===== flow/design.v =====
module CPU
(
    input  logic CLK,
    input  logic RES,
    output logic        IF_REQ,
    output logic [15:0] IF_ADDR,
    input  logic [ 3:0] IF_CODE,
    input  logic        IF_RDY,
    output logic        DM_REQ,
    output logic        DM_WRITE,
    output logic [14:0] DM_ADDR,
    output logic [ 7:0] DM_WDATA,
    input  logic [ 7:0] DM_RDATA,
    input  logic        DM_RDY,
    output logic        IO_REQ,
    output logic        IO_WRITE,
    output logic [ 1:0] IO_ADDR,
    output logic [ 7:0] IO_WDATA,
    input  logic [ 7:0] IO_RDATA,
    input  logic        IO_RDY
);
logic slot;
assign slot = IF_RDY & DM_RDY & IO_RDY;
logic        if_do;
logic        if_do_dphase;
logic [15:0] if_addr;  
logic [ 3:0] if_code;
logic [ 3:0] if_code_keep;
assign IF_REQ  = if_do & slot;
assign IF_ADDR = if_addr;
always_ff @(posedge CLK, posedge RES)
begin
    if (RES)
        if_do_dphase <= 1'b0;
    else if (IF_REQ & IF_RDY)
        if_do_dphase <= 1'b1;
    else if (IF_RDY)
        if_do_dphase <= 1'b0;
end
always_ff @(posedge CLK, posedge RES)
begin
    if (RES)
        if_code_keep <= 4'hf;
    else if (if_do_dphase & IF_RDY)
        if_code_keep <= IF_CODE;    
end
assign if_code = (if_do_dphase & IF_RDY)? IF_CODE : if_code_keep;
logic        dr_do;
logic        dr_do_dphase;
logic        dw_do;
logic [14:0] dm_addr;
logic [ 7:0] dw_data;
logic [ 7:0] dr_data;
logic [ 7:0] dr_data_keep;
assign DM_REQ   = (dr_do | dw_do) & slot;
assign DM_WRITE = dw_do;
assign DM_ADDR  = dm_addr;
assign DM_WDATA = dw_data;
always_ff @(posedge CLK, posedge RES)
begin
    if (RES)
        dr_do_dphase <= 1'b0;
    else if (DM_REQ & ~DM_WRITE & DM_RDY)
        dr_do_dphase <= 1'b1;
    else if (DM_RDY)
        dr_do_dphase <= 1'b0;
end
always_ff @(posedge CLK, posedge RES)
begin
    if (RES)
        dr_data_keep <= 8'h00;
    else if (dr_do_dphase & DM_RDY)
        dr_data_keep <= DM_RDATA;    
end
assign dr_data = (dr_do_dphase & DM_RDY)? DM_RDATA : dr_data_keep;
logic       ir_do;
logic       iw_do;
logic       ir_do_dphase;
logic [7:0] iw_data;
logic [7:0] ir_data;
logic [7:0] ir_data_keep;
logic [1:0] io_addr;
always_ff @(posedge CLK, posedge RES)
begin
    if (RES)
        ir_do_dphase <= 1'b0;
    else if (IO_REQ & ~IO_WRITE & IO_RDY)
        ir_do_dphase <= 1'b1;
    else if (slot)
        ir_do_dphase <= 1'b0;
end
assign IO_REQ   = (ir_do | iw_do) & slot;
assign IO_WRITE = iw_do;
assign IO_ADDR  = io_addr;
assign IO_WDATA = iw_data;
always_ff @(posedge CLK, posedge RES)
begin
    if (RES)
        ir_data_keep <= 8'h00;
    else if (ir_do_dphase & IO_RDY)
        ir_data_keep <= IO_RDATA;    
end
assign ir_data = (ir_do_dphase & IO_RDY)? IO_RDATA : ir_data_keep;
logic [15:0] pc;   
logic        pc_clr;
logic        pc_inc;
logic        pc_dec;
logic        pc_inc2;
logic        pc_dec2;
always_ff @(posedge CLK, posedge RES)
begin
    if (RES)
        pc <= 16'h0000;
    else if (pc_clr & slot)
        pc <= 16'h0000;
    else if (pc_inc & slot)
        pc <= pc + 16'h0001;
    else if (pc_dec & slot)
        pc <= pc - 16'h0001;
    else if (pc_inc2 & slot)
        pc <= pc + 16'h0002;
    else if (pc_dec2 & slot)
        pc <= pc - 16'h0002;
end
assign if_addr = pc;
logic [14:0] ptr;  
logic        ptr_clr;
logic        ptr_inc;
logic        ptr_dec;
logic        ptr_end;
always_ff @(posedge CLK, posedge RES)
begin
    if (RES)
        ptr <= 15'h0000;
    else if (ptr_clr & slot)
        ptr <= 15'h0000;
    else if (ptr_inc & slot)
        ptr <= ptr + 15'h0001;
    else if (ptr_dec & slot)
        ptr <= ptr - 15'h0001;
end
assign dm_addr = ptr;
assign ptr_end      = (ptr == 15'h001d);
logic [15:0] indent;
logic        indent_clr;
logic        indent_inc;
logic        indent_dec;
logic        indent_zero;
logic        indent_plus;
always_ff @(posedge CLK, posedge RES)
begin
    if (RES)
        indent <= 16'h0000;
    else if (indent_clr & slot)
        indent <= 16'h0000;
    else if (indent_inc & slot)
        indent <= indent + 16'h0001;
    else if (indent_dec & slot)
        indent <= indent - 16'h0001;
end
assign indent_zero = (indent == 16'h0000);
assign indent_plus = ~indent[15] & (|indent[14:0]);
logic [3:0] alufunc;
logic [7:0] aluinx;
logic [7:0] aluout;
logic       aluzero;
logic       aluinx_dr;
logic       aluinx_ir;
assign aluinx = (aluinx_dr)? dr_data
              : (aluinx_ir)? ir_data
              : 8'h00;
always_comb
begin
    case (alufunc)
        4'h0 : aluout = 8'h00;
        4'h1 : aluout = aluinx;
        4'h2  : aluout = aluinx + 8'h01;
        4'h3  : aluout = aluinx - 8'h01;
        default       : aluout = 8'h00;
    endcase
end
assign aluzero = (aluout == 8'h00);
assign dw_data = aluout;
assign iw_data = aluout;
logic [4:0] state;
logic [4:0] state_next;
logic [3:0] seq;
logic       seq_clr;
logic       seq_inc;
always_ff @(posedge CLK, posedge RES)
begin
    if (RES)
        state <= 5'h00;
    else if (slot)
        state <= state_next;
end
always_ff @(posedge CLK, posedge RES)
begin
    if (RES)
        seq <= 4'h0;
    else if (seq_clr & slot)
        seq <= 4'h0;
    else if (seq_inc & slot)
        seq <= seq + 4'h1;
end
always @*
begin
    state_next = 5'h00;
    seq_clr    = 1'b0;
    seq_inc    = 1'b0;
    if_do   = 1'b0;
    pc_clr  = 1'b0;
    pc_inc  = 1'b0;
    pc_dec  = 1'b0;
    pc_inc2 = 1'b0;
    pc_dec2 = 1'b0;
    ptr_clr = 1'b0;
    ptr_inc = 1'b0;
    ptr_dec = 1'b0;
    dr_do = 1'b0;
    dw_do = 1'b0;
    ir_do = 1'b0;
    iw_do = 1'b0;
    io_addr = 2'b00;
    indent_clr = 1'b0;
    indent_inc = 1'b0;
    indent_dec = 1'b0;
    alufunc   = 4'h0;
    aluinx_dr = 1'b0;
    aluinx_ir = 1'b0;
    casez ({state, seq})
        {5'h00, 4'h0} :
        begin
            pc_clr     = 1'b1;
            ptr_clr    = 1'b1;
            indent_clr = 1'b1;
            seq_inc    = 1'b1;
            state_next = 5'h00;
        end
        {5'h00, 4'h1} :
        begin
            if (ptr_end)
            begin
                dw_do   = 1'b1;
                alufunc = 4'h0;
                ptr_inc = 1'b1;
                seq_inc = 1'b1;
                state_next = 5'h00;
            end
            else
            begin
                dw_do   = 1'b1;
                alufunc = 4'h0;
                ptr_inc = 1'b1;
                state_next = 5'h00;
            end
        end
        {5'h00, 4'h2} :
        begin
            dr_do = 1'b1;
            seq_inc = 1'b1;
            state_next = 5'h00;
        end
        {5'h00, 4'h3} :
        begin
            aluinx_dr = 1'b1;
            alufunc   = 4'h1;
            iw_do = 1'b1;
            io_addr = 2'b10;
            ptr_inc = 1'b1;
            seq_inc = 1'b1;
            state_next = 5'h00;
        end
        {5'h00, 4'h4} :
        begin
            dr_do = 1'b1;
            seq_inc = 1'b1;
            state_next = 5'h00;
        end
        {5'h00, 4'h5} :
        begin
            aluinx_dr = 1'b1;
            alufunc   = 4'h1;
            iw_do = 1'b1;
            io_addr = 2'b11;
            ptr_clr = 1'b1;
            if_do  = 1'b1;
            pc_inc = 1'b1;
            seq_clr    = 1'b1;
            state_next = 5'h01;
        end
        {5'h01, 4'h0} :
        begin
            case (if_code)
                4'h0, 4'h1 :  
                begin
                    ptr_inc = ~if_code[0];
                    ptr_dec =  if_code[0];
                    if_do  = 1'b1;
                    pc_inc = 1'b1;
                    seq_clr    = 1'b1;
                    state_next = 5'h01;
                end
                4'h2, 4'h3 :
                begin
                    dr_do = 1'b1;
                    seq_inc    = 1'b1;
                    state_next = {1'b1, if_code};                
                end
                4'h4 :
                begin
                    dr_do = 1'b1;
                    seq_inc = 1'b1;
                    state_next = 5'h14;
                end
                4'h5 :
                begin
                    ir_do = 1'b1;
                    seq_inc = 1'b1;
                    state_next = 5'h15;
                end
                4'h6, 4'h7 :
                begin
                    dr_do = 1'b1;
                    seq_inc = 1'b1;
                    state_next = {1'b1, if_code};
                end
                4'h8 :
                begin
                    seq_clr = 1'b1;
                    state_next = 5'h00;
                end
                4'hf :
                begin
                    if_do  = 1'b1;
                    pc_inc = 1'b1;
                    seq_clr    = 1'b1;
                    state_next = 5'h01;
                end
                default :  
                begin
                    if_do  = 1'b1;
                    pc_inc = 1'b1;
                    seq_clr    = 1'b1;
                    state_next = 5'h01;
                end
            endcase        
        end        
        {5'h12, 4'h1}, {5'h13, 4'h1} :
        begin
            aluinx_dr = 1'b1;
            alufunc   = state[3:0];
            dw_do = 1'b1;
            if_do  = 1'b1;
            pc_inc = 1'b1;
            seq_clr    = 1'b1;
            state_next = 5'h01;
        end
        {5'h14, 4'h1} :
        begin
            aluinx_dr = 1'b1;
            alufunc   = 4'h1;
            iw_do = 1'b1;
            if_do  = 1'b1;
            pc_inc = 1'b1;
            seq_clr    = 1'b1;
            state_next = 5'h01;
        end
        {5'h15, 4'h1} :
        begin
            dr_do = 1'b1;
            seq_inc = 1'b1;
            state_next = 5'h15;
        end
        {5'h15, 4'h2} :
        begin
            aluinx_ir = 1'b1;
            alufunc   = 4'h1;
            dw_do = 1'b1;
            if_do  = 1'b1;
            pc_inc = 1'b1;
            seq_clr    = 1'b1;
            state_next = 5'h01;
        end
        {5'h16, 4'h1} :
        begin
            aluinx_dr = 1'b1;
            alufunc = 4'h1;
            if (~aluzero)
            begin
                if_do  = 1'b1;
                pc_inc = 1'b1;
                seq_clr    = 1'b1;
                state_next = 5'h01;
            end
            else
            begin
                if_do  = 1'b1;
                pc_inc = 1'b1;
                indent_clr = 1'b1;
                seq_inc = 1'b1;
                state_next = 5'h16;
            end
        end
        {5'h16, 4'h2} :
        begin
            if (indent_zero && (if_code == 4'h7))
            begin
                if_do  = 1'b1;
                pc_inc = 1'b1;
                seq_clr    = 1'b1;
                state_next = 5'h01;
            end
            else if (indent_plus && (if_code == 4'h7))
            begin
                indent_dec = 1'b1;
                if_do  = 1'b1;
                pc_inc = 1'b1;
                state_next = 5'h16;
            end
            else if (if_code == 4'h6)
            begin
                indent_inc = 1'b1;
                if_do  = 1'b1;
                pc_inc = 1'b1;
                state_next = 5'h16;
            end
            else
            begin
                if_do  = 1'b1;
                pc_inc = 1'b1;
                state_next = 5'h16;
            end                    
        end        
        {5'h17, 4'h1} :
        begin
            aluinx_dr = 1'b1;
            alufunc = 4'h1;
            if (aluzero)
            begin
                if_do  = 1'b1;
                pc_inc = 1'b1;
                seq_clr    = 1'b1;
                state_next = 5'h01;
            end
            else
            begin
                pc_dec2 = 1'b1;
                indent_clr = 1'b1;
                seq_inc = 1'b1;
                state_next = 5'h17;
            end
        end
        {5'h17, 4'h2} :
        begin
            if_do  = 1'b1;
            pc_dec = 1'b1;
            seq_inc = 1'b1;
            state_next = 5'h17;
        end
        {5'h17, 4'h3} :
        begin
            if (indent_zero && (if_code == 4'h6))
            begin
                pc_inc2 = 1'b1;
                seq_inc = 1'b1;
                state_next = 5'h17;
            end
            else if (indent_plus && (if_code == 4'h6))
            begin
                indent_dec = 1'b1;
                if_do  = 1'b1;
                pc_dec = 1'b1;
                state_next = 5'h17;
            end
            else if (if_code == 4'h7)
            begin
                indent_inc = 1'b1;
                if_do  = 1'b1;
                pc_dec = 1'b1;
                state_next = 5'h17;
            end
            else
            begin
                if_do  = 1'b1;
                pc_dec = 1'b1;
                state_next = 5'h17;
            end                    
        end        
        {5'h17, 4'h4} :
        begin
            if_do  = 1'b1;
            pc_inc = 1'b1;
            seq_clr    = 1'b1;
            state_next = 5'h01;
        end
        default :  
        begin
            seq_clr    = 1'b1;
            state_next = 5'h00;
        end
    endcase
end
endmodule
module CACHE
(
    input  logic CLK,
    input  logic RES,
    input  logic        IF_REQ,
    input  logic [15:0] IF_ADDR,
    output logic [ 3:0] IF_CODE,
    output logic        IF_RDY,
    input  logic        DM_REQ,
    input  logic        DM_WRITE,
    input  logic [14:0] DM_ADDR,
    input  logic [ 7:0] DM_WDATA,
    output logic [ 7:0] DM_RDATA,
    output logic        DM_RDY,
    output logic        BUS_REQ,
    output logic        BUS_WRITE,
    output logic [15:0] BUS_ADDR,
    output logic [ 7:0] BUS_WDATA,
    input  logic [ 7:0] BUS_RDATA,
    input  logic        BUS_RDY
);
logic if_slot;  
logic [10:0] ic_a0;  
logic [10:0] ic_a1;  
logic [10:0] ic_a2;  
logic [10:0] ic_a3;  
logic [31:0] ic_d0;  
logic [31:0] ic_d1;  
logic [31:0] ic_d2;  
logic [31:0] ic_d3;  
logic        ic_v0;  
logic        ic_v1;  
logic        ic_v2;  
logic        ic_v3;  
logic        if_hit;
logic        if_hit_dphase;
logic [ 4:0] if_hit_dphase_addr;  
assign if_hit = IF_REQ & ic_v0 & (IF_ADDR[4:3] == 2'b00) & (ic_a0 == IF_ADDR[15:5])
              | IF_REQ & ic_v1 & (IF_ADDR[4:3] == 2'b01) & (ic_a1 == IF_ADDR[15:5])
              | IF_REQ & ic_v2 & (IF_ADDR[4:3] == 2'b10) & (ic_a2 == IF_ADDR[15:5])
              | IF_REQ & ic_v3 & (IF_ADDR[4:3] == 2'b11) & (ic_a3 == IF_ADDR[15:5]);
always_ff @(posedge CLK, posedge RES)
begin
    if (RES)
    begin
        if_hit_dphase      <= 1'b0;
        if_hit_dphase_addr <= 5'b00_000;
    end
    else if (if_hit & if_slot)
    begin
        if_hit_dphase      <= 1'b1;
        if_hit_dphase_addr <= IF_ADDR[4:0];
    end
    else if (if_slot)
    begin
        if_hit_dphase      <= 1'b0;
        if_hit_dphase_addr <= 5'b00_000;
    end
end    
logic        if_mis_req;
logic [15:0] if_mis_req_addr;  
logic        if_mis_dphase;
logic [15:0] if_mis_dphase_addr;
logic [31:0] if_mis_dphase_rdata;
assign if_mis_req = IF_REQ & ~if_hit;
assign if_mis_req_addr = {1'b0, IF_ADDR[15:1]};
always_ff @(posedge CLK, posedge RES)
begin
    if (RES)
    begin
        if_mis_dphase      <= 1'b0;
        if_mis_dphase_addr <= 16'h0000;
    end
    else if (if_mis_req & if_slot)
    begin
        if_mis_dphase      <= 1'b1;
        if_mis_dphase_addr <= IF_ADDR[15:0];        
    end
    else if (if_slot)
    begin
        if_mis_dphase      <= 1'b0;
        if_mis_dphase_addr <= 16'h0000;
    end
end
always_ff @(posedge CLK, posedge RES)
begin
    if (RES)
    begin
        ic_v0 <= 1'b0;
        ic_v1 <= 1'b0;
        ic_v2 <= 1'b0;
        ic_v3 <= 1'b0;
    end
    else if (if_mis_req & if_slot & (IF_ADDR[4:3] == 2'b00))
        ic_v0 <= 1'b1;
    else if (if_mis_req & if_slot & (IF_ADDR[4:3] == 2'b01))
        ic_v1 <= 1'b1;
    else if (if_mis_req & if_slot & (IF_ADDR[4:3] == 2'b10))
        ic_v2 <= 1'b1;
    else if (if_mis_req & if_slot & (IF_ADDR[4:3] == 2'b11))
        ic_v3 <= 1'b1;
end
always_ff @(posedge CLK, posedge RES)
begin
    if (RES)
    begin
        ic_a0 <= 11'h000;
        ic_a1 <= 11'h000;
        ic_a2 <= 11'h000;
        ic_a3 <= 11'h000;
    end
    else if (if_mis_req & if_slot & (IF_ADDR[4:3] == 2'b00))
        ic_a0 <= IF_ADDR[15:5];
    else if (if_mis_req & if_slot & (IF_ADDR[4:3] == 2'b01))
        ic_a1 <= IF_ADDR[15:5];
    else if (if_mis_req & if_slot & (IF_ADDR[4:3] == 2'b10))
        ic_a2 <= IF_ADDR[15:5];
    else if (if_mis_req & if_slot & (IF_ADDR[4:3] == 2'b11))
        ic_a3 <= IF_ADDR[15:5];
end
always_ff @(posedge CLK, posedge RES)
begin
    if (RES)
    begin
        ic_d0 <= 32'h00000000;
        ic_d1 <= 32'h00000000;
        ic_d2 <= 32'h00000000;
        ic_d3 <= 32'h00000000;
    end
    else if (if_mis_dphase & if_slot & (if_mis_dphase_addr[4:3] == 2'b00))
        ic_d0 <= if_mis_dphase_rdata;
    else if (if_mis_dphase & if_slot & (if_mis_dphase_addr[4:3] == 2'b01))
        ic_d1 <= if_mis_dphase_rdata;
    else if (if_mis_dphase & if_slot & (if_mis_dphase_addr[4:3] == 2'b10))
        ic_d2 <= if_mis_dphase_rdata;
    else if (if_mis_dphase & if_slot & (if_mis_dphase_addr[4:3] == 2'b11))
        ic_d3 <= if_mis_dphase_rdata;
end
logic [3:0] ic_d0_out;
logic [3:0] ic_d1_out;
logic [3:0] ic_d2_out;
logic [3:0] ic_d3_out;
always @*
begin
    case (if_hit_dphase_addr[2:0])
        3'b000  : ic_d0_out = ic_d0[ 3: 0];
        3'b001  : ic_d0_out = ic_d0[ 7: 4];
        3'b010  : ic_d0_out = ic_d0[11: 8];
        3'b011  : ic_d0_out = ic_d0[15:12];
        3'b100  : ic_d0_out = ic_d0[19:16];
        3'b101  : ic_d0_out = ic_d0[23:20];
        3'b110  : ic_d0_out = ic_d0[27:24];
        3'b111  : ic_d0_out = ic_d0[31:28];
        default : ic_d0_out = 4'b1111;  
    endcase
end
always @*
begin
    case (if_hit_dphase_addr[2:0])
        3'b000  : ic_d1_out = ic_d1[ 3: 0];
        3'b001  : ic_d1_out = ic_d1[ 7: 4];
        3'b010  : ic_d1_out = ic_d1[11: 8];
        3'b011  : ic_d1_out = ic_d1[15:12];
        3'b100  : ic_d1_out = ic_d1[19:16];
        3'b101  : ic_d1_out = ic_d1[23:20];
        3'b110  : ic_d1_out = ic_d1[27:24];
        3'b111  : ic_d1_out = ic_d1[31:28];
        default : ic_d1_out = 4'b1111;  
    endcase
end
always @*
begin
    case (if_hit_dphase_addr[2:0])
        3'b000  : ic_d2_out = ic_d2[ 3: 0];
        3'b001  : ic_d2_out = ic_d2[ 7: 4];
        3'b010  : ic_d2_out = ic_d2[11: 8];
        3'b011  : ic_d2_out = ic_d2[15:12];
        3'b100  : ic_d2_out = ic_d2[19:16];
        3'b101  : ic_d2_out = ic_d2[23:20];
        3'b110  : ic_d2_out = ic_d2[27:24];
        3'b111  : ic_d2_out = ic_d2[31:28];
        default : ic_d2_out = 4'b1111;  
    endcase
end
always @*
begin
    case (if_hit_dphase_addr[2:0])
        3'b000  : ic_d3_out = ic_d3[ 3: 0];
        3'b001  : ic_d3_out = ic_d3[ 7: 4];
        3'b010  : ic_d3_out = ic_d3[11: 8];
        3'b011  : ic_d3_out = ic_d3[15:12];
        3'b100  : ic_d3_out = ic_d3[19:16];
        3'b101  : ic_d3_out = ic_d3[23:20];
        3'b110  : ic_d3_out = ic_d3[27:24];
        3'b111  : ic_d3_out = ic_d3[31:28];
        default : ic_d3_out = 4'b1111;  
    endcase
end
always @*
begin
    if (if_hit_dphase & if_slot)
    begin   
        IF_CODE = (if_hit_dphase_addr[4:3] == 2'b00)? ic_d0_out
                : (if_hit_dphase_addr[4:3] == 2'b01)? ic_d1_out
                : (if_hit_dphase_addr[4:3] == 2'b10)? ic_d2_out
                : (if_hit_dphase_addr[4:3] == 2'b11)? ic_d3_out
                : 4'hf;  
    end
    else if (if_mis_dphase & if_slot)
        IF_CODE = (if_mis_dphase_addr[2:0] == 3'b000)? if_mis_dphase_rdata[ 3: 0]
                : (if_mis_dphase_addr[2:0] == 3'b001)? if_mis_dphase_rdata[ 7: 4]
                : (if_mis_dphase_addr[2:0] == 3'b010)? if_mis_dphase_rdata[11: 8]
                : (if_mis_dphase_addr[2:0] == 3'b011)? if_mis_dphase_rdata[15:12]
                : (if_mis_dphase_addr[2:0] == 3'b100)? if_mis_dphase_rdata[19:16]
                : (if_mis_dphase_addr[2:0] == 3'b101)? if_mis_dphase_rdata[23:20]
                : (if_mis_dphase_addr[2:0] == 3'b110)? if_mis_dphase_rdata[27:24]
                : (if_mis_dphase_addr[2:0] == 3'b111)? if_mis_dphase_rdata[31:28]
                : 4'hf;  
    else
        IF_CODE = 4'hf;  
end
assign IF_RDY = if_slot;
logic dm_slot;  
logic [11:0] dc_a0;  
logic [11:0] dc_a1;  
logic [31:0] dc_d0;  
logic [31:0] dc_d1;  
logic        dc_v0;  
logic        dc_v1;  
logic        dm_hit;
logic        dm_hit_dphase;
logic        dm_hit_dphase_write;
logic [ 2:0] dm_hit_dphase_addr;  
logic [ 7:0] dm_hit_dphase_wdata;
logic [31:0] dm_hit_dphase_update_data0;
logic [31:0] dm_hit_dphase_update_data1;
assign dm_hit = DM_REQ & dc_v0 & ~DM_ADDR[2] & (dc_a0 == DM_ADDR[14:3])
              | DM_REQ & dc_v1 &  DM_ADDR[2] & (dc_a1 == DM_ADDR[14:3]);
always_ff @(posedge CLK, posedge RES)
begin
    if (RES)
    begin
        dm_hit_dphase       <= 1'b0;
        dm_hit_dphase_write <= 1'b0;
        dm_hit_dphase_addr  <= 3'b0_00;
        dm_hit_dphase_wdata <= 8'h00;
    end
    else if (dm_hit & dm_slot)
    begin
        dm_hit_dphase       <= 1'b1;
        dm_hit_dphase_write <= DM_WRITE;
        dm_hit_dphase_addr  <= DM_ADDR[2:0];
        dm_hit_dphase_wdata <= DM_WDATA;
    end
    else if (dm_slot)
    begin
        dm_hit_dphase       <= 1'b0;
        dm_hit_dphase_write <= 1'b0;
        dm_hit_dphase_addr  <= 3'b0_00;
        dm_hit_dphase_wdata <= 8'h00;
    end
end
logic        dm_mis_req;
logic        dm_mis_req_write;
logic [15:0] dm_mis_req_addr;
logic        dm_mis_replace;
logic [15:0] dm_mis_replace_addr;
logic        dm_mis_dphase;
logic [14:0] dm_mis_dphase_addr;
logic        dm_mis_dphase_write;
logic [ 7:0] dm_mis_dphase_wdata;
logic [31:0] dm_mis_dphase_rdata;
logic [31:0] dm_mis_dphase_update_data;
logic [31:0] dm_mis_dphase_writeback_data;
assign dm_mis_req       = DM_REQ & ~dm_hit;
assign dm_mis_req_write = DM_WRITE;
assign dm_mis_req_addr  = {1'b1, DM_ADDR};
assign dm_mis_replace   = dm_mis_req & dc_v0 & ~DM_ADDR[2]
                        | dm_mis_req & dc_v1 &  DM_ADDR[2];    
assign dm_mis_replace_addr = (~DM_ADDR[2])? {1'b1, dc_a0, 1'b0, 2'b00}
                           :                {1'b1, dc_a1, 1'b1, 2'b00};   
always_ff @(posedge CLK, posedge RES)
begin
    if (RES)
    begin
        dm_mis_dphase       <= 1'b0;
        dm_mis_dphase_write <= 1'b0;
        dm_mis_dphase_addr  <= 15'h0000;
        dm_mis_dphase_wdata <= 8'h00;
    end
    else if (dm_mis_req & dm_slot)
    begin
        dm_mis_dphase       <= 1'b1;
        dm_mis_dphase_write <= dm_mis_req_write;
        dm_mis_dphase_addr  <= DM_ADDR;
        dm_mis_dphase_wdata <= DM_WDATA;
    end
    else if (dm_slot)
    begin
        dm_mis_dphase       <= 1'b0;
        dm_mis_dphase_write <= 1'b0;
        dm_mis_dphase_addr  <= 15'h0000;
        dm_mis_dphase_wdata <= 8'h00;
    end
end
always_ff @(posedge CLK, posedge RES)
begin
    if (RES)
    begin
        dc_v0 <= 1'b0;
        dc_v1 <= 1'b0;
    end
    else if (dm_mis_req & dm_slot & ~DM_ADDR[2])
        dc_v0 <= 1'b1;
    else if (dm_mis_req & dm_slot &  DM_ADDR[2])
        dc_v1 <= 1'b1;
end
always_ff @(posedge CLK, posedge RES)
begin
    if (RES)
    begin
        dc_a0 <= 12'h000;
        dc_a1 <= 12'h000;
    end
    else if (dm_mis_req & dm_slot & ~DM_ADDR[2])
        dc_a0 <= DM_ADDR[14:3];
    else if (dm_mis_req & dm_slot &  DM_ADDR[2])
        dc_a1 <= DM_ADDR[14:3];
end
always_ff @(posedge CLK, posedge RES)
begin
    if (RES)
    begin
        dc_d0 <= 32'h00000000;
        dc_d1 <= 32'h00000000;
    end
    else if (dm_hit_dphase & dm_hit_dphase_write & dm_slot & ~dm_hit_dphase_addr[2])
        dc_d0 <= dm_hit_dphase_update_data0;
    else if (dm_hit_dphase & dm_hit_dphase_write & dm_slot &  dm_hit_dphase_addr[2])
        dc_d1 <= dm_hit_dphase_update_data1;
    else if (dm_mis_dphase & dm_mis_dphase_write & dm_slot & ~dm_mis_dphase_addr[2])
        dc_d0 <= dm_mis_dphase_update_data;
    else if (dm_mis_dphase & dm_mis_dphase_write & dm_slot &  dm_mis_dphase_addr[2])
        dc_d1 <= dm_mis_dphase_update_data;
    else if (dm_mis_dphase & dm_slot & ~dm_mis_dphase_addr[2])
        dc_d0 <= dm_mis_dphase_rdata;
    else if (dm_mis_dphase & dm_slot &  dm_mis_dphase_addr[2])
        dc_d1 <= dm_mis_dphase_rdata;
end
always @*
begin
    dm_hit_dphase_update_data0 = dc_d0;  
    if (dm_hit_dphase_addr[1:0] == 2'b00) dm_hit_dphase_update_data0[ 7: 0] = dm_hit_dphase_wdata;
    if (dm_hit_dphase_addr[1:0] == 2'b01) dm_hit_dphase_update_data0[15: 8] = dm_hit_dphase_wdata;
    if (dm_hit_dphase_addr[1:0] == 2'b10) dm_hit_dphase_update_data0[23:16] = dm_hit_dphase_wdata;
    if (dm_hit_dphase_addr[1:0] == 2'b11) dm_hit_dphase_update_data0[31:24] = dm_hit_dphase_wdata;
end
always @*
begin
    dm_hit_dphase_update_data1 = dc_d1;  
    if (dm_hit_dphase_addr[1:0] == 2'b00) dm_hit_dphase_update_data1[ 7: 0] = dm_hit_dphase_wdata;
    if (dm_hit_dphase_addr[1:0] == 2'b01) dm_hit_dphase_update_data1[15: 8] = dm_hit_dphase_wdata;
    if (dm_hit_dphase_addr[1:0] == 2'b10) dm_hit_dphase_update_data1[23:16] = dm_hit_dphase_wdata;
    if (dm_hit_dphase_addr[1:0] == 2'b11) dm_hit_dphase_update_data1[31:24] = dm_hit_dphase_wdata;
end
always @*
begin
    dm_mis_dphase_update_data = dm_mis_dphase_rdata;
    if (dm_mis_dphase_addr[1:0] == 2'b00) dm_mis_dphase_update_data[ 7: 0] = dm_mis_dphase_wdata;
    if (dm_mis_dphase_addr[1:0] == 2'b01) dm_mis_dphase_update_data[15: 8] = dm_mis_dphase_wdata;
    if (dm_mis_dphase_addr[1:0] == 2'b10) dm_mis_dphase_update_data[23:16] = dm_mis_dphase_wdata;
    if (dm_mis_dphase_addr[1:0] == 2'b11) dm_mis_dphase_update_data[31:24] = dm_mis_dphase_wdata;
end
always @*
begin
    if (dm_hit_dphase & ~dm_hit_dphase_write & dm_slot)
        DM_RDATA = (dm_hit_dphase_addr[2:0] == 3'b0_00)? dc_d0[ 7: 0]
                 : (dm_hit_dphase_addr[2:0] == 3'b0_01)? dc_d0[15: 8]
                 : (dm_hit_dphase_addr[2:0] == 3'b0_10)? dc_d0[23:16]
                 : (dm_hit_dphase_addr[2:0] == 3'b0_11)? dc_d0[31:24]
                 : (dm_hit_dphase_addr[2:0] == 3'b1_00)? dc_d1[ 7: 0]
                 : (dm_hit_dphase_addr[2:0] == 3'b1_01)? dc_d1[15: 8]
                 : (dm_hit_dphase_addr[2:0] == 3'b1_10)? dc_d1[23:16]
                 : (dm_hit_dphase_addr[2:0] == 3'b1_11)? dc_d1[31:24]
                 : 8'h00;
    else if (dm_mis_dphase & ~dm_mis_dphase_write & dm_slot)
        DM_RDATA = (dm_mis_dphase_addr[1:0] == 2'b00)? dm_mis_dphase_rdata[ 7: 0]
                 : (dm_mis_dphase_addr[1:0] == 2'b01)? dm_mis_dphase_rdata[15: 8]
                 : (dm_mis_dphase_addr[1:0] == 2'b10)? dm_mis_dphase_rdata[23:16]
                 : (dm_mis_dphase_addr[1:0] == 2'b11)? dm_mis_dphase_rdata[31:24]
                 : 8'h00;
    else
        DM_RDATA = 8'h00;
end
assign dm_mis_dphase_writeback_data
    = (dm_mis_req & dm_hit_dphase & ~dm_mis_req_addr[2] & ~dm_hit_dphase_addr[2])? dm_hit_dphase_update_data0
    : (dm_mis_req & dm_hit_dphase &  dm_mis_req_addr[2] &  dm_hit_dphase_addr[2])? dm_hit_dphase_update_data1
    : (dm_mis_req & ~dm_mis_req_addr[2])? dc_d0
    : (dm_mis_req &  dm_mis_req_addr[2])? dc_d1
    : (dm_mis_dphase                   )? dm_mis_dphase_update_data  
    : 32'h00000000;
assign DM_RDY = dm_slot;
logic        bus_req_inst;
logic        bus_req_data;
logic        bus_req_read;
logic        bus_req_wrte;
logic [15:0] bus_req_addr;
logic        bus_req_repl;
logic [15:0] bus_req_repl_addr;
logic [31:0] bus_req_wdata;
logic        bus_rdy;
logic [31:0] bus_rdy_rdata;
logic        if_mis_req_pend;
logic [15:0] if_mis_req_addr_pend;
assign bus_req_inst = (if_mis_req | if_mis_req_pend) & ~dm_mis_req;  
assign bus_req_data = dm_mis_req;
assign bus_req_read = dm_mis_req & ~dm_mis_req_write;
assign bus_req_wrte = dm_mis_req &  dm_mis_req_write;
assign bus_req_repl = dm_mis_replace;
assign bus_req_addr = (dm_mis_req     )? dm_mis_req_addr
                    : (if_mis_req_pend)? if_mis_req_addr_pend
                    : (if_mis_req     )? if_mis_req_addr
                    : 16'h0000;
assign bus_req_repl_addr = dm_mis_replace_addr;
assign bus_req_wdata = dm_mis_dphase_writeback_data;
assign if_mis_dphase_rdata = bus_rdy_rdata;
assign dm_mis_dphase_rdata = bus_rdy_rdata;
logic        bus_inst;
logic        bus_read;
logic        bus_wrte;
logic        bus_repl;
logic [15:0] bus_repl_addr;
logic [15:0] bus_pend_addr;
logic [31:0] bus_pend_wdata;
logic [31:0] bus_pend_rdata;
logic [ 2:0] bus_count;
logic        bus_count_end;
logic        bus_count_0123;
always_ff @(posedge CLK, posedge RES)
begin
    if (RES)
        bus_count <= 3'b000;
    else if (bus_req_inst & BUS_RDY)
        bus_count <= 3'b101;
    else if ((bus_req_read | bus_req_wrte) &  bus_req_repl & BUS_RDY)
        bus_count <= 3'b001;
    else if ((bus_req_read | bus_req_wrte) & ~bus_req_repl & BUS_RDY)
        bus_count <= 3'b101;
    else if (bus_count_end & BUS_RDY)
        bus_count <= bus_count;
    else if ((|bus_count) & BUS_RDY)
        bus_count <= bus_count + 3'b001;
end
assign bus_count_end  = (bus_count == 3'b000);
assign bus_count_0123 = ~bus_count[2];
always_ff @(posedge CLK, posedge RES)
begin
    if (RES)
        bus_inst <= 1'b0; 
    else if (bus_req_inst & BUS_RDY)
        bus_inst <= 1'b1; 
    else if (bus_count_end & BUS_RDY)
        bus_inst <= 1'b0; 
end
always_ff @(posedge CLK, posedge RES)
begin
    if (RES)
        bus_read <= 1'b0; 
    else if (bus_req_read & BUS_RDY)
        bus_read <= 1'b1; 
    else if (bus_count_end & BUS_RDY)
        bus_read <= 1'b0; 
end
always_ff @(posedge CLK, posedge RES)
begin
    if (RES)
        bus_wrte <= 1'b0; 
    else if (bus_req_wrte & BUS_RDY)
        bus_wrte <= 1'b1; 
    else if (bus_count_end & BUS_RDY)
        bus_wrte <= 1'b0; 
end
always_ff @(posedge CLK, posedge RES)
begin
    if (RES)
    begin
        bus_repl      <= 1'b0; 
        bus_repl_addr <= 16'h0000;
    end
    else if ((bus_req_read | bus_req_wrte) & BUS_RDY)
    begin
        bus_repl      <= bus_req_repl; 
        bus_repl_addr <= bus_req_repl_addr;
    end
    else if (bus_count_end & BUS_RDY)
    begin
        bus_repl      <= 1'b0; 
        bus_repl_addr <= 16'h0000;
    end
end
always_ff @(posedge CLK, posedge RES)
begin
    if (RES)
        bus_pend_addr <= 16'h0000;
    else if ((bus_req_inst | bus_req_read | bus_req_wrte) & BUS_RDY)
        bus_pend_addr <= bus_req_addr;
end
always_ff @(posedge CLK, posedge RES)
begin
    if (RES)
        bus_pend_wdata <= 32'h00000000;
    else if ((bus_req_read | bus_req_wrte) & BUS_RDY)
        bus_pend_wdata <= bus_req_wdata;
end
assign BUS_REQ = bus_req_inst | bus_req_read | bus_req_wrte
               | ((bus_inst | bus_read | bus_wrte) & ~bus_count_end);
assign BUS_WRITE = ((bus_req_read | bus_req_wrte) & bus_req_repl)? 1'b1
                 : (bus_req_inst  | bus_inst                    )? 1'b0
                 : ((bus_read | bus_wrte) & bus_count_0123)? 1'b1
                 : 1'b0;
assign BUS_ADDR
    = ((bus_req_read | bus_req_wrte) & ~bus_req_repl)? {bus_req_addr [15:2]    , 2'b00}
    : ((bus_req_read | bus_req_wrte) &  bus_req_repl)? {bus_req_repl_addr[15:2], 2'b00}
    : (bus_req_inst                                 )? {bus_req_addr[15:2]     , 2'b00}
    : ((bus_read | bus_wrte) & bus_count_0123)? {bus_repl_addr[15:2], bus_count[1:0]}
    : ((bus_read | bus_wrte)                 )? {bus_pend_addr[15:2], bus_count[1:0]}
    : (bus_inst                              )? {bus_pend_addr[15:2], bus_count[1:0]}
    : 16'h0000;
always @*
begin
    if (bus_req_read | bus_req_wrte)
    begin
        BUS_WDATA = bus_req_wdata[7:0];
    end
    else if (bus_read | bus_wrte)
    begin
        BUS_WDATA = (bus_count == 3'b001)? bus_pend_wdata[15: 8]
                  : (bus_count == 3'b010)? bus_pend_wdata[23:16]
                  : (bus_count == 3'b011)? bus_pend_wdata[31:24]
                  : 8'h00;
    end
    else
    begin
        BUS_WDATA = 8'h00;
    end
end
always_ff @(posedge CLK, posedge RES)
begin
    if (RES)
        bus_pend_rdata <= 32'h00000000;
    else if (bus_inst & BUS_RDY)
    begin
        if (bus_count == 3'b101)
            bus_pend_rdata[ 7: 0] <= BUS_RDATA;
        else if (bus_count == 3'b110)
            bus_pend_rdata[15: 8] <= BUS_RDATA;
        else if (bus_count == 3'b111)
            bus_pend_rdata[23:16] <= BUS_RDATA;
        else if (bus_count == 3'b000)
            bus_pend_rdata[31:24] <= BUS_RDATA;
    end
    else if ((bus_read | bus_wrte) & BUS_RDY)
    begin
        if (bus_count == 3'b101)
            bus_pend_rdata[ 7: 0] <= BUS_RDATA;
        else if (bus_count == 3'b110)
            bus_pend_rdata[15: 8] <= BUS_RDATA;
        else if (bus_count == 3'b111)
            bus_pend_rdata[23:16] <= BUS_RDATA;
        else if (bus_count == 3'b000)
            bus_pend_rdata[31:24] <= BUS_RDATA;
    end
end
assign bus_rdy = bus_count_end & BUS_RDY;
assign bus_rdy_rdata = {BUS_RDATA, bus_pend_rdata[23:0]};
always_ff @(posedge CLK, posedge RES)
begin
    if (RES)
    begin
        if_mis_req_pend      <= 1'b0;
        if_mis_req_addr_pend <= 16'h0000;
    end
    else if (if_mis_req & dm_mis_req & bus_rdy)
    begin
        if_mis_req_pend      <= if_mis_req;
        if_mis_req_addr_pend <= if_mis_req_addr;
    end
    else if (if_mis_req_pend & ~dm_mis_req & bus_rdy)
    begin
        if_mis_req_pend      <= 1'b0;
        if_mis_req_addr_pend <= 16'h0000;
    end
end
assign if_slot = bus_rdy & ~if_mis_req_pend;
assign dm_slot = bus_rdy | dm_hit_dphase;
endmodule
module bfcpu_core
(
    input  logic CLK,
    input  logic RES_N,
    output logic        BUS_REQ,
    output logic        BUS_WRITE,
    output logic [15:0] BUS_ADDR,
    output logic [ 7:0] BUS_WDATA,
    input  logic [ 7:0] BUS_RDATA,
    input  logic        BUS_RDY,
    output logic        IO_REQ,
    output logic        IO_WRITE,
    output logic [ 1:0] IO_ADDR,
    output logic [ 7:0] IO_WDATA,
    input  logic [ 7:0] IO_RDATA,
    input  logic        IO_RDY
);
logic        if_req;
logic [15:0] if_addr;
logic [ 3:0] if_code;
logic        if_rdy;
logic        dm_req;
logic        dm_write;
logic [14:0] dm_addr;
logic [ 7:0] dm_wdata;
logic [ 7:0] dm_rdata;
logic        dm_rdy;
CPU U_CPU
(
    .CLK (CLK),
    .RES (~RES_N),
    .IF_REQ  (if_req),
    .IF_ADDR (if_addr),
    .IF_CODE (if_code),
    .IF_RDY  (if_rdy),
    .DM_REQ   (dm_req),
    .DM_WRITE (dm_write),
    .DM_ADDR  (dm_addr),
    .DM_WDATA (dm_wdata),
    .DM_RDATA (dm_rdata),
    .DM_RDY   (dm_rdy),
    .IO_REQ   (IO_REQ),
    .IO_WRITE (IO_WRITE),
    .IO_ADDR  (IO_ADDR),
    .IO_WDATA (IO_WDATA),
    .IO_RDATA (IO_RDATA),
    .IO_RDY   (IO_RDY)
);
CACHE U_CACHE
(
    .CLK (CLK),
    .RES (~RES_N),
    .IF_REQ  (if_req),
    .IF_ADDR (if_addr),
    .IF_CODE (if_code),
    .IF_RDY  (if_rdy),
    .DM_REQ   (dm_req),
    .DM_WRITE (dm_write),
    .DM_ADDR  (dm_addr),
    .DM_WDATA (dm_wdata),
    .DM_RDATA (dm_rdata),
    .DM_RDY   (dm_rdy),
    .BUS_REQ   (BUS_REQ),
    .BUS_WRITE (BUS_WRITE),
    .BUS_ADDR  (BUS_ADDR),
    .BUS_WDATA (BUS_WDATA),
    .BUS_RDATA (BUS_RDATA),
    .BUS_RDY   (BUS_RDY)
);
endmodule

===== flow/run.sh =====
#!/bin/bash
# the make line also repeats each setting of config.mk as NAME=value (left out here)
make -C /OpenROAD-flow-scripts/flow DESIGN_CONFIG=/design/flow/config.mk WORK_HOME=/design/flow/orfs CLKGATE_MAP_FILE= finish

===== flow/config.mk =====
export PLATFORM = sky130hd
export DESIGN_NAME = bfcpu_core
export DESIGN_NICKNAME = bfcpu_core
export VERILOG_FILES = /design/flow/design.v
export SDC_FILE = /design/flow/constraint.sdc
export NUM_CORES = 4
export LEC_CHECK = 0
export CAP_MARGIN = 20
export CELL_PAD_IN_SITES_GLOBAL_PLACEMENT = 1
export CORE_ASPECT_RATIO = 0.99
export CORE_MARGIN = 2
export CORE_UTILIZATION = 21
export CTS_CLUSTER_SIZE = 82
export GPL_ROUTABILITY_DRIVEN = 1
export HOLD_SLACK_MARGIN = -0.09
export MAX_ROUTING_LAYER = met4
export MIN_ROUTING_LAYER = met1
export PLACE_DENSITY_LB_ADDON = 0.22
export SETUP_SLACK_MARGIN = -0.45
export SLEW_MARGIN = 20
export TNS_END_PERCENT = 5

===== flow/constraint.sdc =====
create_clock -name core_clock -period 13.0 [get_ports {CLK}]
set_input_delay 2.6000 -clock core_clock [delete_from_list [all_inputs] [get_ports {CLK}]]
set_output_delay 2.6000 -clock core_clock [all_outputs]
set_load 0.01 [all_outputs]

==> results of run 1 <==
## routing by layer
layer  routed length, um  up-vias  global-route usage (%)  share of wire [%]
li1                    -    10650                       -                  -
met1               55440    12020                   22.54                 48
met2               51320      506                   24.61                 44
met3                6253      132                   2.830                5.4
met4                2698        0                   3.916                2.3
met5                   0        -                       -                  0
## per-stage QoR
stage	hold slack, ns	power (mW)
after floorplan	0.4343	3.045
final	0.4629	5.514
after detailed placement	0.4521	3.829
after global placement	0.4523	3.851
after global routing	0.4771	5.821
after CTS	0.4687	5.580
## area by class of cell
| cell class | count | area share [%] |
|---|---|---|
| diodes | 3 | 0.02209 |
| clock buffers | 90 | 5.099 |
| clock inverters | 17 | 0.7069 |
| inverters | 97 | 1.071 |
| multi-input cells | 2107 | 47.42 |
| flip-flops and latches | 479 | 35.30 |
| well taps | 1863 | 6.859 |
| repair buffers | 138 | 3.520 |
==> run notes, run 1 <==
flow finished, numbers: result of the run finished clean, pin count of the biggest net entering global routing 132, yosys stat cell total 2911, total routing resource utilization after global routing 16.30%, most repeated library cell on the critical path sky130_fd_sc_hd__clkdlybuf4s50_1, overall via count from detail_route 23310, num ports 58, area of all sequential standard cells 12000 um2, fraction of synthesized area in multiplexers 18.92%, instance count after placement with tap cells included 4683, post-synthesis share of cell area spent on full adders, half adders and majority gates 2.734%, share of synthesized registers carrying an async set or reset 100.0%, number of nets at the end of the flow 2964, Clock Tree Root sky130_fd_sc_hd__clkbuf_16, most repeated cell in the gate-level netlist after synthesis sky130_fd_sc_hd__dfrtp_1, Slowest Stage Delay on Critical Path 0.84 ns, number of antenna violations at the first check in global routing 6, biggest power consumer among the groups registers, final setup violation count 0, Area after DPL 31990 um2, Synth Area in Simple Gates 12.94%, depth of the worst hold-timing path 1, total leakage power 14.96 nW, Synth Register Bits 479, Synth Flop Type sky130_fd_sc_hd__dfrtp_1, Pint 3.295 mW, power dissipated in the clock network 1.72 mW, clock latency on the worst-skew pair 0.68 ns, cell area power density 162.2 nW/um2, Mean Syn Cell Area 10.12 um2, count of cell instances traversed by the critical path 19, top cells by area, synth sky130_fd_sc_hd__dfrtp_1 (40%), sky130_fd_sc_hd__mux2_2 (8.8%), sky130_fd_sc_hd__mux2i_1 (6.8%), sky130_fd_sc_hd__nand2_1 (3.1%), sky130_fd_sc_hd__nor2_1 (2.8%), Comb power 1.85 mW, Final min period 11.65 ns, Hold Path Sink U_CACHE.ic_v0, switching power 2.219 mW, detailed placer's ending HPWL 81.34 mm, number of buffers added on ports 57, H-tree lvl count 2, reg2reg path depth 21, combinational share of power 33.6%, start of the worst register-to-register path U_CACHE.if_hit_dphase_addr[0], cell chain of the critical path clkdlybuf4s50_1 -> nand2_1 -> o311ai_0 -> o221ai_1 -> o22ai_2 -> inv_1 -> fa_1 -> a211oi_1 -> o21bai_1 -> a21oi_1 -> xor2_1 -> o221ai_2 -> nor3_1 -> nand4b_2 -> o21ai_4 -> o211a_1 -> a221o_1 -> a21o_1 -> clkdlybuf4s50_1, library cells used by synthesis 115, Compound-Gate Fraction of Synth Area 16.40%, Post-synth EDFFs 0, global-route wire length before repair 170.4 mm, terminus of the critical flop-to-flop path U_CPU.pc[15], Hold Startpoint U_CACHE.ic_v0, vias in the first global route 23700, CTS-repair resized insts 0, chip area estimate from yosys synthesis 29470 um2, area enclosed by the die boundary 143300 um2, utilization of the core after routing 24.44%, Crit. End Element output pin, final routed wirelength across all metal layers 115.7 mm, Worst EP required 10.40 ns, Main logic family multiplexers, Post-CTS Setup Repair Bufs 0, clock-pin slew of the registers on the worst-case setup and hold paths 0.05 ns, Initial Utilization 21.20%, critical path launch point type input pin, CP Buf/Inv Count 3, XOR Share, Synth 3.524%, stage-log warning count 36, dominant delay contributor by cell family on the critical path AND-OR/OR-AND gates, clk buf depth 3, type of the worst setup path in -> out, sequential fraction of design power 35.3%, area leader, netlist sky130_fd_sc_hd__dfrtp_1, Worst R2R Setup Slack 5.25 ns, Yosys warnings 2, detailed-router iteration count before antenna repair 7, Final Instance Count excl. Fillers 4794, fraction of power spent switching nets 40.25%, slew margin rel. 27.98%, number of instances in the synthesized netlist 2911, floorplan die height 376.7 um, Die X 380.5 um, per-cell via count in the routed design 4.863, launch point of the critical path BUS_RDY, Hold Fails Final Rpt 0, fraction of the cycle the final worst path needs 89.61%, weighted congestion reported at the end of routability-driven placement 0.8373, residual antenna-violating net count after detailed routing 0, unrepaired setup endpoints after global routing no, clock tree from TritonCTS built, number of nets in the synthesized netlist 2993, Setup Total Neg Slack 0 ns, Post-Syn Area 29470 um2, Post-CTS Hold Buffers 0, Clock Sink Count 479, Worst Clk Skew 0.03469 ns, area growth from synthesis to final layout 15.31%, overflow left after global routing 0, clock share of power 31.2%, cell row count 136, Inserted Clock Buffers 59, flip-flop and latch power 1.94 mW, portion of synthesized cell area occupied by the leading cell type 40.33%, Hold Crit Class reg -> reg, highest achievable clock rate 0.08584 GHz, remaining routing DRC violations 0, Post-Place Worst Slack 1.496 ns, cell with the biggest individual delay on the critical path sky130_fd_sc_hd__clkdlybuf4s50_1, worst-case vdd ir drop 0.1120 mV, destination of the critical timing path BUS_ADDR[3], total area of multi-input combinational cells 16120 um2, largest fanout on the critical path 18, maxcap violations 0, measured slew at the worst slew-check pin 1.072 ns, Core Region 139000 um2, routed length per placed instance 24.14 um, detailed router's first-iteration violation count 1699, sequential-to-total area share from yosys stat 40.69%, leading cell types by count after synthesis sky130_fd_sc_hd__dfrtp_1 (475), sky130_fd_sc_hd__nand2_1 (242), sky130_fd_sc_hd__mux2_2 (230), Slew Limit Fails 0, Filler Cell Count 15010, total non-filler cell area in the finished layout 33980 um2, Arrival @ worst endpoint 9.05 ns, Setup WS post-layout 1.350 ns
==> inputs of run 2 (changes only) <==
Settings changed: ABC_AREA set to 1, CELL_PAD_IN_SITES_DETAIL_PLACEMENT set to 1, CELL_PAD_IN_SITES_GLOBAL_PLACEMENT 1 to not set, CORE_ASPECT_RATIO 0.99 to 0.65, CORE_UTILIZATION 21 to 70, CTS_CLUSTER_DIAMETER set to 100, CTS_CLUSTER_SIZE 82 to not set, GPL_ROUTABILITY_DRIVEN 1 to not set, HOLD_SLACK_MARGIN -0.09 to not set, MIN_ROUTING_LAYER met1 to met2, PLACE_DENSITY_LB_ADDON 0.22 to not set, SETUP_SLACK_MARGIN -0.45 to not set, TNS_END_PERCENT 5 to not set.
Clock period 13.0 ns to 10.0 ns, I/O delays scaled along.
==> run 2 against run 1 <==
Net effect:
- the run now fails in 3_5_place_dp
- area after synthesis increased by 1.1%
- synthesized cell count rose by 39%
- die area shrank 69%
==> run notes, run 2 <==
yosys + openroad results -> result of the run did not finish (was finished clean), step where the flow halted 3_5_place_dp, first reported error [ERROR DPL-0033] detailed placement checks failed during check placement., chip area estimate from yosys synthesis 29790 um2 (was 29470 um2), Mean Syn Cell Area 7.358 um2 (was 10.12 um2), leading cell types by count after synthesis sky130_fd_sc_hd__nand2_1 (1102), sky130_fd_sc_hd__dfrtp_1 (475), sky130_fd_sc_hd__o21ai_0 (395) (was sky130_fd_sc_hd__dfrtp_1 (475), sky130_fd_sc_hd__nand2_1 (242), sky130_fd_sc_hd__mux2_2 (230)), Synth Flop Type sky130_fd_sc_hd__dfrtp_1 (unchanged), Synth Area in Simple Gates 26.39% (was 12.94%), top cells by area, synth sky130_fd_sc_hd__dfrtp_1 (40%), sky130_fd_sc_hd__nand2_1 (14%), sky130_fd_sc_hd__o21ai_0 (6.6%), sky130_fd_sc_hd__inv_1 (5.0%), sky130_fd_sc_hd__a21oi_1 (3.9%) (was sky130_fd_sc_hd__dfrtp_1 (40%), sky130_fd_sc_hd__mux2_2 (8.8%), sky130_fd_sc_hd__mux2i_1 (6.8%), sky130_fd_sc_hd__nand2_1 (3.1%), sky130_fd_sc_hd__nor2_1 (2.8%)), floorplan die height 170.3 um (was 376.7 um), cell row count 60 (was 136), number of instances in the synthesized netlist 4049 (was 2911), Main logic family simple AND/OR/NAND/NOR gates (was multiplexers), yosys stat cell total 4049 (was 2911), Yosys warnings 2 (unchanged), portion of synthesized cell area occupied by the leading cell type 39.90% (was 40.33%), area enclosed by the die boundary 44270 um2 (was 143300 um2), share of synthesized registers carrying an async set or reset 100.0% (unchanged), number of buffers added on ports 57 (unchanged), weighted congestion reported at the end of routability-driven placement 1.323 (was 0.8373), Post-synth EDFFs 0 (unchanged), number of nets in the synthesized netlist 4131 (was 2993), Synth Register Bits 479 (unchanged), Compound-Gate Fraction of Synth Area 19.18% (was 16.40%), Die X 259.9 um (was 380.5 um), fraction of synthesized area in multiplexers 0.2982% (was 18.92%), library cells used by synthesis 71 (was 115), sequential-to-total area share from yosys stat 40.25% (was 40.69%), XOR Share, Synth 2.528% (was 3.524%), Post-Syn Area 29790 um2 (was 29470 um2), Initial Utilization 71.51% (was 21.20%), Core Region 41670 um2 (was 139000 um2), area leader, netlist sky130_fd_sc_hd__dfrtp_1 (unchanged), num ports 58 (unchanged), most repeated cell in the gate-level netlist after synthesis sky130_fd_sc_hd__nand2_1 (was sky130_fd_sc_hd__dfrtp_1), post-synthesis share of cell area spent on full adders, half adders and majority gates 2.705% (was 2.734%)
==> inputs of run 3 (changes only) <==
Settings changed: ABC_AREA 1 to not set, CELL_PAD_IN_SITES_DETAIL_PLACEMENT 1 to not set, CORE_ASPECT_RATIO 0.65 to not set, CORE_UTILIZATION 70 to 72, CTS_CLUSTER_DIAMETER 100 to 28, CTS_CLUSTER_SIZE set to 47, MAX_ROUTING_LAYER met4 to not set, MIN_ROUTING_LAYER met2 to not set, PLACE_DENSITY_LB_ADDON set to 0.24, SETUP_SLACK_MARGIN set to 1.91, SLEW_MARGIN 20 to 40.
Clock period 10.0 ns to 7.49 ns, I/O delays scaled along.
==> run 3 against run 2 <==
Net effect:
- synthesized cell count is 28% lower
- area after synthesis down 1.1%
- the flow stops in 5_1_grt
- die area decreased by 3.8%
==> run notes, run 3 <==
yosys + openroad results -> instance count after placement with tap cells included 3394, weighted congestion reported at the end of routability-driven placement 1.021 (was 1.323), Initial Utilization 72.50% (was 71.51%), number of nets in the synthesized netlist 2993 (was 4131), Synth Area in Simple Gates 12.94% (was 26.39%), number of instances in the synthesized netlist 2911 (was 4049), Area after DPL 30840 um2, overflow left after global routing 261, Yosys warnings 2 (unchanged), Synth Register Bits 479 (unchanged), area enclosed by the die boundary 42560 um2 (was 44270 um2), post-synthesis share of cell area spent on full adders, half adders and majority gates 2.734% (was 2.705%), Mean Syn Cell Area 10.12 um2 (was 7.358 um2), Synth Flop Type sky130_fd_sc_hd__dfrtp_1 (unchanged), Post-synth EDFFs 0 (unchanged), area leader, netlist sky130_fd_sc_hd__dfrtp_1 (unchanged), sequential-to-total area share from yosys stat 40.69% (was 40.25%), result of the run did not finish (unchanged), cell row count 74 (was 60), total routing resource utilization after global routing 83.17%, first reported error [ERROR GRT-0232] Routing congestion too high. Check the congestion heatmap in the GUI. (was [ERROR DPL-0033] detailed placement checks failed during check placement.), clk buf depth 3, number of buffers added on ports 57 (unchanged), Core Region 40650 um2 (was 41670 um2), Main logic family multiplexers (was simple AND/OR/NAND/NOR gates), H-tree lvl count 3, XOR Share, Synth 3.524% (was 2.528%), most repeated cell in the gate-level netlist after synthesis sky130_fd_sc_hd__dfrtp_1 (was sky130_fd_sc_hd__nand2_1), Die X 206.3 um (was 259.9 um), Inserted Clock Buffers 111, detailed placer's ending HPWL 67.65 mm, floorplan die height 206.3 um (was 170.3 um), leading cell types by count after synthesis sky130_fd_sc_hd__dfrtp_1 (475), sky130_fd_sc_hd__nand2_1 (242), sky130_fd_sc_hd__mux2_2 (230) (was sky130_fd_sc_hd__nand2_1 (1102), sky130_fd_sc_hd__dfrtp_1 (475), sky130_fd_sc_hd__o21ai_0 (395)), Clock Tree Root sky130_fd_sc_hd__clkbuf_16, fraction of synthesized area in multiplexers 18.92% (was 0.2982%), Clock Sink Count 479, Post-Syn Area 29470 um2 (was 29790 um2), num ports 58 (unchanged), step where the flow halted 5_1_grt (was 3_5_place_dp), portion of synthesized cell area occupied by the leading cell type 40.33% (was 39.90%), library cells used by synthesis 115 (was 71), top cells by area, synth sky130_fd_sc_hd__dfrtp_1 (40%), sky130_fd_sc_hd__mux2_2 (8.8%), sky130_fd_sc_hd__mux2i_1 (6.8%), sky130_fd_sc_hd__nand2_1 (3.1%), sky130_fd_sc_hd__nor2_1 (2.8%) (was sky130_fd_sc_hd__dfrtp_1 (40%), sky130_fd_sc_hd__nand2_1 (14%), sky130_fd_sc_hd__o21ai_0 (6.6%), sky130_fd_sc_hd__inv_1 (5.0%), sky130_fd_sc_hd__a21oi_1 (3.9%)), Compound-Gate Fraction of Synth Area 16.40% (was 19.18%), chip area estimate from yosys synthesis 29470 um2 (was 29790 um2), share of synthesized registers carrying an async set or reset 100.0% (unchanged), Post-CTS Hold Buffers 0, yosys stat cell total 2911 (was 4049)
[run 3: per-layer routing]
layer,global-route usage [%],overflow
met5,42.62,1
met1,83.96,12
met4,82.40,119
met3,71.00,14
met2,95.97,115
[run 3: what timing repair did]
| item | in CTS |
|---|---|
| gates cloned | 1 |
| pin swaps | 71 |
| buffers inserted | 77 |
| resized | 280 |
| setup endpoints to repair | 133 |
[run 3: stage by stage]
step | setup WS (ns) | utilization (%)
4_1_cts | 0.6067 | 88.35
3_5_place_dp | -0.2012 | 75.87
3_3_place_gp | -0.1900 | 75.71
2_1_floorplan | 0.8687 | -
==> inputs of run 4 (changes only) <==
Settings changed: CORE_UTILIZATION 72 to 71, CTS_CLUSTER_DIAMETER 28 to not set, CTS_CLUSTER_SIZE 47 to 45, GPL_ROUTABILITY_DRIVEN set to 1, MIN_ROUTING_LAYER set to met1, PLACE_DENSITY_LB_ADDON 0.24 to 0.23, SETUP_SLACK_MARGIN 1.91 to -0.45.
Clock period 7.49 ns to 7.69 ns, I/O delays scaled along.
==> run 4 against run 3 <==
Net effect:
- the layout now fails its checks (setup timing)
- die area up 1.4%
- synthesized cell count is the same
- area after synthesis stayed put
==> run notes, run 4 <==
flow finished, numbers: Hold Crit Class reg -> reg, overall via count from detail_route 26250, Post-CTS Hold Buffers 0 (unchanged), type of the worst setup path in -> out, global-route wire length before repair 152.4 mm, clock tree from TritonCTS built, portion of synthesized cell area occupied by the leading cell type 40.33% (unchanged), cell area power density 276.4 nW/um2, routed length per placed instance 28.86 um, final routed wirelength across all metal layers 101.5 mm, top cells by area, synth sky130_fd_sc_hd__dfrtp_1 (40%), sky130_fd_sc_hd__mux2_2 (8.8%), sky130_fd_sc_hd__mux2i_1 (6.8%), sky130_fd_sc_hd__nand2_1 (3.1%), sky130_fd_sc_hd__nor2_1 (2.8%) (unchanged), chip area estimate from yosys synthesis 29470 um2 (unchanged), detailed-router iteration count before antenna repair 8, critical path launch point type input pin, maxcap violations 0, count of cell instances traversed by the critical path 19, sequential-to-total area share from yosys stat 40.69% (unchanged), number of buffers added on ports 57 (unchanged), worst-case vdd ir drop 0.2698 mV, weighted congestion reported at the end of routability-driven placement 1.029 (was 1.021), Crit. End Element output pin, measured slew at the worst slew-check pin 1.025 ns, area growth from synthesis to final layout 10.87%, pin count of the biggest net entering global routing 144, final setup violation count 17, area leader, netlist sky130_fd_sc_hd__dfrtp_1 (unchanged), Worst R2R Setup Slack 0.71 ns, floorplan die height 207.7 um (was 206.3 um), Pint 5.427 mW, Worst Clk Skew 0.02909 ns, launch point of the critical path BUS_RDATA[1], Hold Path Sink U_CACHE.ic_v0, per-cell via count in the routed design 7.466, power dissipated in the clock network 2.56 mW, flip-flop and latch power 3.33 mW, cell row count 74 (unchanged), start of the worst register-to-register path U_CACHE.if_hit_dphase_addr[1], total leakage power 15.18 nW, share of synthesized registers carrying an async set or reset 100.0% (unchanged), area enclosed by the die boundary 43150 um2 (was 42560 um2), cell with the biggest individual delay on the critical path sky130_fd_sc_hd__mux4_2, combinational share of power 34.7%, slew margin rel. 31.27%, destination of the critical timing path BUS_ADDR[14], overflow left after global routing 0, fraction of power spent switching nets 39.90%, num ports 58 (unchanged), Post-synth EDFFs 0 (unchanged), clock latency on the worst-skew pair 0.62 ns, total design power 9.030 mW, sequential fraction of design power 36.9%, Synth Area in Simple Gates 12.94% (unchanged), Hold Fails Final Rpt 0, Arrival @ worst endpoint 6.36 ns, total routing resource utilization after global routing 45.44%, highest achievable clock rate 0.1266 GHz, Core Region 40920 um2 (was 40650 um2), remaining routing DRC violations 0, dominant delay contributor by cell family on the critical path AND-OR/OR-AND gates, XOR Share, Synth 3.524% (unchanged), depth of the worst hold-timing path 1, terminus of the critical flop-to-flop path U_CPU.pc[15], residual antenna-violating net count after detailed routing 0, Yosys warnings 2 (unchanged), result of the run failed layout checks (was did not finish), post-synthesis share of cell area spent on full adders, half adders and majority gates 2.734% (unchanged), Synth Flop Type sky130_fd_sc_hd__dfrtp_1 (unchanged), Clock Tree Root sky130_fd_sc_hd__clkbuf_16 (unchanged), Mean Syn Cell Area 10.12 um2 (unchanged), Slew Limit Fails 0, Final min period 7.900 ns, clk buf depth 3 (unchanged), Die X 207.7 um (was 206.3 um), Initial Utilization 72.01% (was 72.50%), number of antenna violations at the first check in global routing 4, largest fanout on the critical path 12, Worst EP required 6.15 ns, Main logic family multiplexers (unchanged), Setup WS post-layout -0.2105 ns, clock-pin slew of the registers on the worst-case setup and hold paths 0.07 ns, clock share of power 28.4%, Hold Startpoint U_CACHE.ic_v0, Clock Sink Count 479 (unchanged), Compound-Gate Fraction of Synth Area 16.40% (unchanged), biggest power consumer among the groups registers, most repeated cell in the gate-level netlist after synthesis sky130_fd_sc_hd__dfrtp_1 (unchanged), Comb power 3.14 mW, stage-log warning count 42, vias in the first global route 25910, number of nets at the end of the flow 3026, switching power 3.602 mW, number of nets in the synthesized netlist 2993 (unchanged), fraction of the cycle the final worst path needs 102.7%, violated checks setup timing, Inserted Clock Buffers 50 (was 111), detailed router's first-iteration violation count 4157, leading cell types by count after synthesis sky130_fd_sc_hd__dfrtp_1 (475), sky130_fd_sc_hd__nand2_1 (242), sky130_fd_sc_hd__mux2_2 (230) (unchanged), yosys stat cell total 2911 (unchanged), library cells used by synthesis 115 (unchanged), CP Buf/Inv Count 4, H-tree lvl count 2 (was 3), cell chain of the critical path clkdlybuf4s50_1 -> mux4_2 -> a221o_1 -> o2bb2ai_1 -> fa_1 -> buf_4 -> a21oi_1 -> nor2_1 -> nor3_1 -> nor2_1 -> a311o_1 -> nor3_2 -> nand4b_2 -> o21ai_4 -> o21a_4 -> nor3_4 -> buf_12 -> a221o_1 -> clkdlybuf4s50_1, Synth Register Bits 479 (unchanged), fraction of synthesized area in multiplexers 18.92% (unchanged), reg2reg path depth 22, detailed placer's ending HPWL 66.72 mm (was 67.65 mm), Setup Total Neg Slack -2.486 ns, number of instances in the synthesized netlist 2911 (unchanged), Post-Syn Area 29470 um2 (unchanged), Slowest Stage Delay on Critical Path 0.55 ns
[run 4: repair_timing]
item	4_1_cts	5_1_grt
buffers inserted	0	1
gates resized	0	6
setup endpoints to repair	0	13
[run 4: metrics by stage]
step	hold slack, ns	instances	area, um2	setup slack (ns)	util, %
CTS	0.4744	3510	32530	-0.3334	79.49
global placement	0.4488	3420	30830	-0.2234	75.32
floorplan	0.4343	2911	29470	0.7311	-
global route	0.5004	3514	32670	-0.4608	79.82
finish	0.4739	3516	32670	-0.2105	79.84
detailed placement	0.4559	3420	30860	-0.2973	75.42
[run 4: routing by layer]
layer	vias up	routed length, um	global-route usage, %
li1	10770	-	-
met4	6	7299	25.02
met2	2109	44840	69.48
met3	583	12820	12.97
met5	-	32	0
met1	12790	36480	58.71
[run 4: area by class of cell]
class,instances,area (um2)
Clock inverter,20,251.5
Tap cell,532,665.6
Fill cell,2495,8252
Timing Repair Buffer,209,1804
Sequential cell,479,12000
Multi-Input combinational cell,2107,16170
Inverter,97,364.1
Clock buffer,70,1418
Antenna cell,2,5.005
No activity file was given, so power comes from the tool's default toggle rates.
